==> run D: inputs <==
## pcie_pio_ctrl
module pcie_pio_ctrl (
  input          clk,
  input          reset,
  input          tvalid,
  input  [63:0]  tdata,
  output         tready,
  input  [7:0]   tstrb,
  input  [21:0]  tuser,
  input          tlast,
  output [7:0]   cfg_addr,
  output [31:0]  cfg_wr_data,
  output         cfg_rd_cmd,
  output         cfg_wr_cmd,
  input  [31:0]  cfg_rd_data,
  input          cfg_valid,
  output         fifo0_wr_cmd,
  output [131:0] fifo0_wr_data,
  input          fifo0_empty_flag,
  input          fifo0_full_flag,
  input          fifo0_prog_full_flag,
  input          fifo1_full_flag,
  input          fifo1_empty_flag,
  output         fifo1_rd_cmd,
  input  [131:0] fifo1_rd_data,
  input  [7:0]   cfg_bus_number,
  input  [4:0]   cfg_device_number,
  input  [2:0]   cfg_function_number,
  input          lnk_up,
  input          cfg_to_turnoff,
  output         cfg_to_turnoff_ok,
  output         tx_tvalid,
  ...
export LEC_CHECK = 0
export CAP_MARGIN = 20
export CORE_MARGIN = 2
export CORE_UTILIZATION = 72
export CTS_CLUSTER_DIAMETER = 396
export CTS_CLUSTER_SIZE = 20
export SETUP_SLACK_MARGIN = 0.41
export SLEW_MARGIN = 20
create_clock -name core_clock -period 3.06 [get_ports {clk}]
run.sh (not shown) runs the stock make flow with config.mk's settings and CLKGATE_MAP_FILE=.
==> run Z (differences from run D) <==
- ABC_AREA: not set -> 1
- CORE_UTILIZATION: 72 -> 68
- CTS_CLUSTER_DIAMETER: 396 -> not set
- CTS_CLUSTER_SIZE: 20 -> not set
- SETUP_SLACK_MARGIN: 0.41 -> not set
==> flow/constraint.sdc (replaced) <==
create_clock -name core_clock -period 13.8 [get_ports {clk}]
set_input_delay 2.7600 -clock core_clock [delete_from_list [all_inputs] [get_ports {clk}]]
set_output_delay 2.7600 -clock core_clock [all_outputs]
set_load 0.01 [all_outputs]
==> run Y (differences from run D) <==
- ABC_AREA: not set -> 1
- CORE_UTILIZATION: 72 -> 69
- CTS_CLUSTER_DIAMETER: 396 -> not set
- CTS_CLUSTER_SIZE: 20 -> not set
- SETUP_SLACK_MARGIN: 0.41 -> 0.8
==> flow/constraint.sdc (replaced) <==
create_clock -name core_clock -period 3.07 [get_ports {clk}]
set_input_delay 0.6140 -clock core_clock [delete_from_list [all_inputs] [get_ports {clk}]]
set_output_delay 0.6140 -clock core_clock [all_outputs]
set_load 0.01 [all_outputs]
==> run F (differences from run D) <==
- ABC_AREA: not set -> 1
- CTS_CLUSTER_DIAMETER: 396 -> not set
- CTS_CLUSTER_SIZE: 20 -> 92
- PLACE_DENSITY_LB_ADDON: not set -> 0.2
- SETUP_SLACK_MARGIN: 0.41 -> -0.16
==> results <==
| metric | run D | run F | run Y | run Z |
|---|---|---|---|---|
| Clk pin slew, worst setup/hold paths | 90 ps | 60 ps | 70 ps | 60 ps |
| Buffers outside the clock class | 708 | 671 | 703 | 601 |
| Hold depth | 4 | 3 | 2 | 2 |
| Largest vdd supply drop | 0.0005635 V | 0.0006314 V | 0.0006749 V | 0.0001254 V |
| Power consumption | 33.14 mW | 40.19 mW | 39.52 mW | 8.686 mW |
| Share of cell area taken by flip-flops and latches | 0.5340 | 0.5070 | 0.5040 | 0.5146 |
| Buffer and inverter count on the worst path | 1 | 3 | 5 | 6 |
| Hold endpoint | u_dec.fifo0_wr_data[39] | u_a4ls.rfwrdata[15] | u_dec.cfg_addr[0] | u_enc.fifo1_rd_cmd |
| Post-route worst setup slack | 479.9 ps | -15.26 ps | 769.1 ps | 8042 ps |
| Crit path from | u_enc.counter[5] | u_enc.counter[1] | u_enc.counter[1] | reset |
| Met2 capacity usage during global routing | 0.6844 | 0.7269 | 0.6740 | 0.6454 |
| Number of instances in the synthesized netlist | 5,051 | 7,012 | 7,012 | 7,012 |
| Number of clock buffers in the layout | 123 | 210 | 195 | 207 |
| Power in sequential cells | 20.6 mW | 20.6 mW | 20.6 mW | 4.58 mW |
| Leakage dissipation | 21.77 nW | 26.38 nW | 27.91 nW | 25.77 nW |
| Global-route usage over all layers | 0.4184 | 0.4600 | 0.4204 | 0.4107 |
| Clk pwr | 11.3 mW | 17.8 mW | 17.2 mW | 3.75 mW |
| DP HPWL | 120.2 mm | 132.1 mm | 129.2 mm | 126.4 mm |
| Sequential cell area fraction in the yosys report | 0.6166 | 0.5981 | 0.5981 | 0.5981 |
| Hold/Removal Path Class | input port to flip-flop | input port to flip-flop | input port to flip-flop | flip-flop to flip-flop |
| Run status | complete, no violations | finished with violations | complete, no violations | complete, no violations |
| Violated checks | - | setup timing | - | - |
| Setup Viol. Count Final | 0 | 1 | 0 | 0 |
| Internal power of the cells | 26.01 mW | 31.30 mW | 30.66 mW | 6.762 mW |
| Portion of the layout cell area used by non-clock buffers | 0.1012 | 0.09179 | 0.09352 | 0.08074 |

========
==> v37: inputs <==
pcie_pio_ctrl again, from the RTL that the note above started with.
==> flow/design.v (excerpt) <==
module pcie_pio_ctrl (
  input          clk,
  input          reset,
  input          tvalid,
  input  [63:0]  tdata,
  output         tready,
  input  [7:0]   tstrb,
  input  [21:0]  tuser,
  input          tlast,
  output [7:0]   cfg_addr,
  output [31:0]  cfg_wr_data,
  output         cfg_rd_cmd,
  output         cfg_wr_cmd,
  input  [31:0]  cfg_rd_data,
  input          cfg_valid,
  output         fifo0_wr_cmd,
  output [131:0] fifo0_wr_data,
  input          fifo0_empty_flag,
  input          fifo0_full_flag,
  input          fifo0_prog_full_flag,
  input          fifo1_full_flag,
  input          fifo1_empty_flag,
  output         fifo1_rd_cmd,
  input  [131:0] fifo1_rd_data,
  input  [7:0]   cfg_bus_number,
  input  [4:0]   cfg_device_number,
  input  [2:0]   cfg_function_number,
  input          lnk_up,
  input          cfg_to_turnoff,
  output         cfg_to_turnoff_ok,
  output         tx_tvalid,
  output [63:0]  tx_tdata,
  input          tx_tready,
  output [7:0]   tx_tstrb,
  output         tx_tlast
);
Settings: LEC_CHECK=0, ABC_AREA=1, CAP_MARGIN=20, CORE_MARGIN=2, CORE_UTILIZATION=72, CTS_CLUSTER_SIZE=15, PLACE_DENSITY_LB_ADDON=0.29, SETUP_SLACK_MARGIN=-0.16, SLEW_MARGIN=20; clock period 3.06 ns.
==> inputs of v5, as changes to v37 <==
Settings changed: ABC_AREA 1 to not set, CORE_UTILIZATION 72 to 70, CTS_CLUSTER_SIZE 15 to 23, PLACE_DENSITY_LB_ADDON 0.29 to not set, SETUP_SLACK_MARGIN -0.16 to 0.5.
==> flow/constraint.sdc (replaced) <==
create_clock -name core_clock -period 2.95 [get_ports {clk}]
set_input_delay 0.5900 -clock core_clock [delete_from_list [all_inputs] [get_ports {clk}]]
set_output_delay 0.5900 -clock core_clock [all_outputs]
set_load 0.01 [all_outputs]
==> inputs of v39, as changes to v37 <==
Settings changed: ABC_AREA 1 to not set, CTS_CLUSTER_DIAMETER set to 30, CTS_CLUSTER_SIZE 15 to 23, PLACE_DENSITY_LB_ADDON 0.29 to not set, SETUP_SLACK_MARGIN -0.16 to 0.85.
==> flow/constraint.sdc (replaced) <==
create_clock -name core_clock -period 2.95 [get_ports {clk}]
set_input_delay 0.5900 -clock core_clock [delete_from_list [all_inputs] [get_ports {clk}]]
set_output_delay 0.5900 -clock core_clock [all_outputs]
set_load 0.01 [all_outputs]
==> flow_metrics.py <==
# Physical implementation metrics
metrics = {
    "global_routing": {
        "grt_pass1_wl_um": 269000,
        "grt_antenna_before_repair": 24,
        "grt_pass1_vias": 43400,
    },
    "power": {
        "power_clock_mw": 18.0,
    },
    "critical_path": {
        "required_ns": 3.56,
        "worstPathCellList": "or2_2, o41a_4, nor2_2, nor2_4, buf_12, buf_4, a221oi_4, nor3_1",
        "r2r_slack_ns": 0.49,
        "critPathLaunchType": "flop",
    },
    "logic_synthesis": {
        "synth-area-yosys_mm2": 0.0603,
        "aoi_share_pct": 11.4,
    },
    "routing": {
        "vias_per_cell": 6.67,
        "ant_nets": 0,
    },
    "job": {
        "cap_violations": 0,
    },
    "cts": {
        "ctsResizeCount": 21,
    },
    "run_status": {
        "status": "no timing/DRC/antenna violations",
    },
    "cells_and_area": {
        "layout.cells.non_filler": 6725,
        "signal_buffers": 719,
    },
    "min_path": {
        "holdPathEnd": "u_enc.tx_tstrb[6]",
    },
}
-- figures above: v5

==> flow_metrics.py <==
# Flow results
metrics = {
    "logic_synthesis": {
        "logic_family": "simple AND/OR/NAND/NOR gates",
        "ys_cells": 5051,
        "top_area_cell": "edfxtp_1",
        "simple_gate_share_pct": 16.2,
        "synth.area.mux_share_pct": 7.31,
        "aoi_share_pct": 11.4,
        "ys_sh_adder_pct": 0.183,
        "xor_area_share_pct": 0.0726,
        "synth-area-yosys_mm2": 0.0603,
        "flop_cell": "edfxtp_1",
        "yosysMostFrequentCell": "edfxtp_1",
    },
    "cts": {
        "cts.htree.levels": 4,
        "ctsResizeCount": 812,
        "clockBufferDepth": 3,
    },
    "run_status": {
        "firstError": "[ERROR GRT-0116] Global routing finished with congestion. Check the congestion regions in the DRC Viewer.",
        "haltStage": "global routing (5_1_grt)",
        "status": "stopped before the end",
    },
    "global_routing": {
        "use_met2_pct": 93.9,
        "grt_overflow": 32,
    },
    "placed_design": {
        "port_buffers": 511,
    },
    "floorplan": {
        "die_h_um": 293,
    },
}
-- figures above: v39

==> flow_metrics.py <==
# Physical implementation metrics
metrics = {
    "global_routing": {
        "grt_pass1_vias": 53200,
        "grt_antenna_before_repair": 18,
    },
    "critical_path": {
        "worstPathCellList": "clkinv_8, ha_4, inv_2, nor2_2, nand2_2, nand2_2, nor2_4, o21ai_4, nor3_4, buf_12",
        "path_delay_family": "simple AND/OR/NAND/NOR gates",
        "required_ns": 3.45,
        "r2r_slack_ns": 0.17,
        "critPathLaunchType": "flop",
    },
    "cells_and_area": {
        "layout.cells.non_filler": 8605,
        "signal_buffers": 666,
    },
    "power": {
        "power_clock_mw": 18.1,
        "power_density_mw_per_mm2": 552,
    },
    "min_path": {
        "holdPathEnd": "u_a4ls.rdata[17]",
    },
    "run_status": {
        "status": "no timing/DRC/antenna violations",
    },
    "routing": {
        "wire_per_inst_um": 24.3,
        "ant_nets": 0,
    },
    "job": {
        "cap_violations": 0,
    },
    "logic_synthesis": {
        "logic_family": "simple AND/OR/NAND/NOR gates",
        "async_flop_share_pct": 0,
        "aoi_share_pct": 13.1,
        "synth-area-yosys_mm2": 0.0622,
        "yosys-top-cells-area": "edfxtp_1 (41%), dfxtp_1 (19%), nand2_1 (9.7%)",
    },
    "timing": {
        "setup_violations": 0,
    },
}
-- figures above: v37

Power figures rest on the tool's default switching activity, not on a simulated workload.
